Design dot_product, start of the top module:
module dot_product (
	input ap_clk,
	input ap_rst,
	output [16-1:0]  	memory_Addr_A,
	output 						memory_EN_A,
	output 						memory_WEN_A,
	output [32-1:0]	memory_Din_A,
	input  [32-1:0] 	memory_Dout_A,
	output [16-1:0]  	memory_Addr_B,
	output 						memory_EN_B,
	output 						memory_WEN_B,
	output [32-1:0]	memory_Din_B,
	input  [32-1:0] 	memory_Dout_B,
	input 						fifo_in_empty_n,
	input  [(3+2+16)-1:0]	fifo_in_dout,
	output 						fifo_in_read,
	input 						fifo_out_full_n,
	output 						fifo_out_write,
	output [(3+2+16)-1:0]	fifo_out_din
);
	wire 						internal_rst;
	wire 						cjob_load_en;
	wire 						cjob_out_en;
	wire [16-1:0] 		job_offset;
datapath #(32) dp(
	.input_a(memory_Dout_A), 
	.input_b(memory_Dout_B), 
	.clk(ap_clk), 
	.rst(internal_rst), 
	.out(memory_Din_A)
);
controller #(16, 100) ctrl(
	.clk(ap_clk),
	.rst(ap_rst),
	.out_rst(internal_rst),
	.ce_0(memory_EN_A),
	.ce_1(memory_EN_B),
	.we_0(memory_WEN_A),
	.we_1(memory_WEN_B),
	.cjob_offset(job_offset),
	.address_0(memory_Addr_A),
	.address_1(memory_Addr_B),
	.fin_buf_empty(fifo_in_empty_n),
	.fin_rd_en(fifo_in_read),
	.fout_buf_full(fifo_out_full_n),
	.fout_wr_en(fifo_out_write),
	.cjob_load_en(cjob_load_en),
  ...
Size in the first run: ~2400 cells after synthesis, about 22000 um^2 of cells after synthesis.
export LEC_CHECK = 0
export CAP_MARGIN = 0
export CORE_MARGIN = 2
export CORE_UTILIZATION = 70
export CTS_CLUSTER_SIZE = 37
export SETUP_SLACK_MARGIN = 0.03
export SLEW_MARGIN = 20
create_clock -name core_clock -period 6.05 [get_ports {ap_clk}]
run.sh (not shown) runs the stock make flow with config.mk's settings and CLKGATE_MAP_FILE=.
The starting point finished but failed the layout checks on setup timing.
==> next run, changes <==
- ABC_AREA: not set -> 1
- CAP_MARGIN: 0 -> 20
- CORE_UTILIZATION: 70 -> 68
- CTS_CLUSTER_DIAMETER: not set -> 388
- CTS_CLUSTER_SIZE: 37 -> 95
- SETUP_SLACK_MARGIN: 0.03 -> not set
- clock period: 6.05 -> 6.0 ns (I/O delays scaled with it)
What happened: The new run completed, yet does not pass: setup timing; setup slack improved by 0.17 ns; utilization falls by 0.66 points; via count is higher by about 17%; die size grows by 8.7%; final cell count came out higher by about 24%; hold slack degrades by 0.015 ns; sequential share of layout area went down by 0.78 points.
==> next run, changes <==
- ABC_AREA: 1 -> not set
- CORE_ASPECT_RATIO: not set -> 0.5
- CORE_UTILIZATION: 68 -> 62
- CTS_CLUSTER_DIAMETER: 388 -> not set
- CTS_CLUSTER_SIZE: 95 -> not set
- PLACE_DENSITY: not set -> 0.69
- clock period: 6.0 -> 9.51 ns (I/O delays scaled with it)
=> The changed run finished clean; synthesized area went down by a few percent; sequential share of layout area went up by 2.0 points.
==> next run, changes <==
- ABC_AREA: not set -> 1
- CORE_ASPECT_RATIO: 0.5 -> 0.72
- CORE_UTILIZATION: 62 -> 57
- CTS_CLUSTER_DIAMETER: not set -> 56
- CTS_CLUSTER_SIZE: not set -> 100
- GPL_ROUTABILITY_DRIVEN: not set -> 0
- GPL_TIMING_DRIVEN: not set -> 0
- MIN_ROUTING_LAYER: not set -> met2
- PLACE_DENSITY: 0.69 -> not set
- PLACE_DENSITY_LB_ADDON: not set -> 0.21
- SLEW_MARGIN: 20 -> 5
- TNS_END_PERCENT: not set -> 65
The changed run died in 5_1_grt with GRT-0116.
Synthesized cell count went up by 28%.
Die size went up by 15%.
Synthesized area went up by 5.8%.


## wip/juniper
Starting RTL as in the previous note.
==> flow/design.v (excerpt) <==
module dot_product (
	input ap_clk,
	input ap_rst,
	output [16-1:0]  	memory_Addr_A,
	output 						memory_EN_A,
	output 						memory_WEN_A,
	output [32-1:0]	memory_Din_A,
	input  [32-1:0] 	memory_Dout_A,
	output [16-1:0]  	memory_Addr_B,
	output 						memory_EN_B,
	output 						memory_WEN_B,
	output [32-1:0]	memory_Din_B,
	input  [32-1:0] 	memory_Dout_B,
	input 						fifo_in_empty_n,
	input  [(3+2+16)-1:0]	fifo_in_dout,
	output 						fifo_in_read,
	input 						fifo_out_full_n,
	output 						fifo_out_write,
	output [(3+2+16)-1:0]	fifo_out_din
);
clock: 4.4 ns
lec_check: 0
cap_margin: 20
core_margin: 2
core_utilization: 72
cts_cluster_size: 59
place_density_lb_addon: 0.24
setup_slack_margin: -0.45
slew_margin: 20
STATUS run=wip/juniper STAGES=ALL_DONE FINAL_CHECKS=FAILED CAUSE=setup timing
Modified inputs, wip/maple compared to wip/juniper
- SETUP_SLACK_MARGIN no longer set, was -0.45
- CTS_CLUSTER_SIZE no longer set, was 59
- CORE_UTILIZATION now 40, was 72
- PLACE_DENSITY_LB_ADDON no longer set, was 0.24
- the clock period (ns, I/O delays scaled along) now 7.92, was 4.4
Results
The flow did not stop early for wip/maple: all stages ran, and the layout cleared the timing, DRC and antenna checks.
wip/maple vs wip/juniper, origin of the worst setup path: memory_Dout_A[15] vs memory_Dout_A[29]
wip/juniper → wip/maple: clock buffer instance count of the final layout +2, final wirelength lower.
Changes in wip/onyx relative to wip/maple:
- putting CORE_ASPECT_RATIO at 0.52 where nothing was set
- swapping 40 for 57 in CORE_UTILIZATION
- putting PLACE_DENSITY_LB_ADDON at 0.21 where nothing was set
- swapping 7.92 for 9.51 in the clock period (ns, I/O delays scaled along)
[summary]
Clock buffer count, wip/onyx and wip/maple, lower one = wip/onyx. wip/onyx contains fewer vias than wip/maple. Re routed metal-1 wirelength: wip/onyx and wip/maple aren't equal, and the higher value belongs to wip/onyx. wip/onyx went all the way through the flow, and no timing, DRC or antenna check failed. wip/maple reports its startpoint of the worst setup timing path as memory_Dout_A[15] while wip/onyx reports memory_Dout_B[8]. Higher hold slack was reported by wip/onyx, not wip/maple. wip/onyx vs wip/maple — overall chip area dropped about 30%. A slowest library cell on the worst path of sky130_fd_sc_hd__clkdlybuf4s50_1 is what wip/onyx shows, while sky130_fd_sc_hd__fa_1 belongs to wip/maple. Comparing wip/onyx and wip/maple, the higher sequential share of layout area was measured on wip/onyx. Changes observed in wip/onyx relative to wip/maple: final standard cell area without fillers fell 8.6%; overall global routing resource usage rose 10 points.
Changes in wip/cedar relative to wip/onyx:
- setting SETUP_SLACK_MARGIN to 1.5 for the first time
- removing PLACE_DENSITY_LB_ADDON (formerly 0.21)
- removing CORE_ASPECT_RATIO (formerly 0.52)
- changing the clock period (ns, I/O delays scaled along) from 9.51 to 5.98
--- outcome ---
Of wip/cedar and wip/onyx, the higher wire length of the first global-routing pass belongs to wip/cedar. The lower met1 track utilization from global routing of wip/cedar and wip/onyx is in wip/cedar. Final checks on wip/cedar, whose flow otherwise completed, came back failing, citing setup timing. Having completed the whole flow, wip/onyx delivered a layout that passed the timing, DRC and antenna checks. Diff wip/cedar..wip/onyx | logic depth of the worst path, buffers included | unchanged.


Starting RTL as in the previous note.
clock: 4.76 ns
lec_check: 0
cap_margin: 20
core_aspect_ratio: 0.84
core_margin: 8
core_utilization: 71
cts_cluster_size: 80
gpl_routability_driven: 0
gpl_timing_driven: 1
max_routing_layer: met4
min_routing_layer: met2
setup_slack_margin: 0.17
slew_margin: 20
tns_end_percent: 70
The starting point died in 5_1_grt, error GRT-0116.
Change:
- CORE_ASPECT_RATIO: 0.84 -> unset
- CORE_MARGIN: 8 -> 2
- CORE_UTILIZATION: 71 -> 61
- CTS_CLUSTER_SIZE: 80 -> unset
- GPL_ROUTABILITY_DRIVEN: 0 -> unset
- GPL_TIMING_DRIVEN: 1 -> unset
- MAX_ROUTING_LAYER: met4 -> unset
- MIN_ROUTING_LAYER: met2 -> unset
- SETUP_SLACK_MARGIN: 0.17 -> unset
- TNS_END_PERCENT: 70 -> unset
- clock period: 4.76 -> 7.92 ns (I/O delays scaled with it)
Outcome: This time the run produced a clean layout. Area after synthesis stays the same. Die area climbs slightly. Synthesized cell count stays the same.
Change:
- CORE_UTILIZATION: 61 -> 71
- SETUP_SLACK_MARGIN: unset -> -0.27
- clock period: 7.92 -> 3.69 ns (I/O delays scaled with it)
With this change the flow produced a layout that fails on setup timing; register-to-register slack is worse by 4600 ps; die area goes down by 14%; clock-buffer cell count is higher by 3; core utilization rises by 16 points.
Change:
- CORE_UTILIZATION: 71 -> 69
- CTS_CLUSTER_SIZE: unset -> 39
- HOLD_SLACK_MARGIN: unset -> 0.29
- PLACE_DENSITY_LB_ADDON: unset -> 0.26
- SETUP_SLACK_MARGIN: -0.27 -> unset
- clock period: 3.69 -> 8.0 ns (I/O delays scaled with it)
What happened: The changed run reached the layout checks and failed them: setup timing. Cell count decreases by 1.9%. Via count drops by 8.9%. Core utilization drops by 7.1 points. Wire length fell by 17%. Count of clock-buffer cells in the layout went down by 1.
Change:
- ABC_AREA: unset -> 1
- CORE_ASPECT_RATIO: unset -> 1.07
- CORE_UTILIZATION: 69 -> 19
- CTS_CLUSTER_SIZE: 39 -> unset
- HOLD_SLACK_MARGIN: 0.29 -> unset
- MIN_ROUTING_LAYER: unset -> met1
- PLACE_DENSITY: unset -> 0.9
- PLACE_DENSITY_LB_ADDON: 0.26 -> unset
- SETUP_SLACK_MARGIN: unset -> 0.72
- TNS_END_PERCENT: unset -> 90
The new run ran to the end with no violations.
Design area rose by 17%.
Via count rose by 17%.
Wire length rose by about 20%.
Utilization fell by 59 points.
Change:
- CAP_MARGIN: 20 -> 35
- CORE_UTILIZATION: 19 -> 39
- GPL_TIMING_DRIVEN: unset -> 1
- PLACE_DENSITY: 0.9 -> unset
- PLACE_DENSITY_LB_ADDON: unset -> 0.18
Effect: Final area fell slightly. Via count fell by a few percent. Hold slack barely changes. Final cell count fell by about a fifth. Non-clock buffer count rose by 53. Fmax rose by a few percent. Wire length fell by roughly a tenth. Clock-buffer cell count fell by 1. Clock skew barely changes.
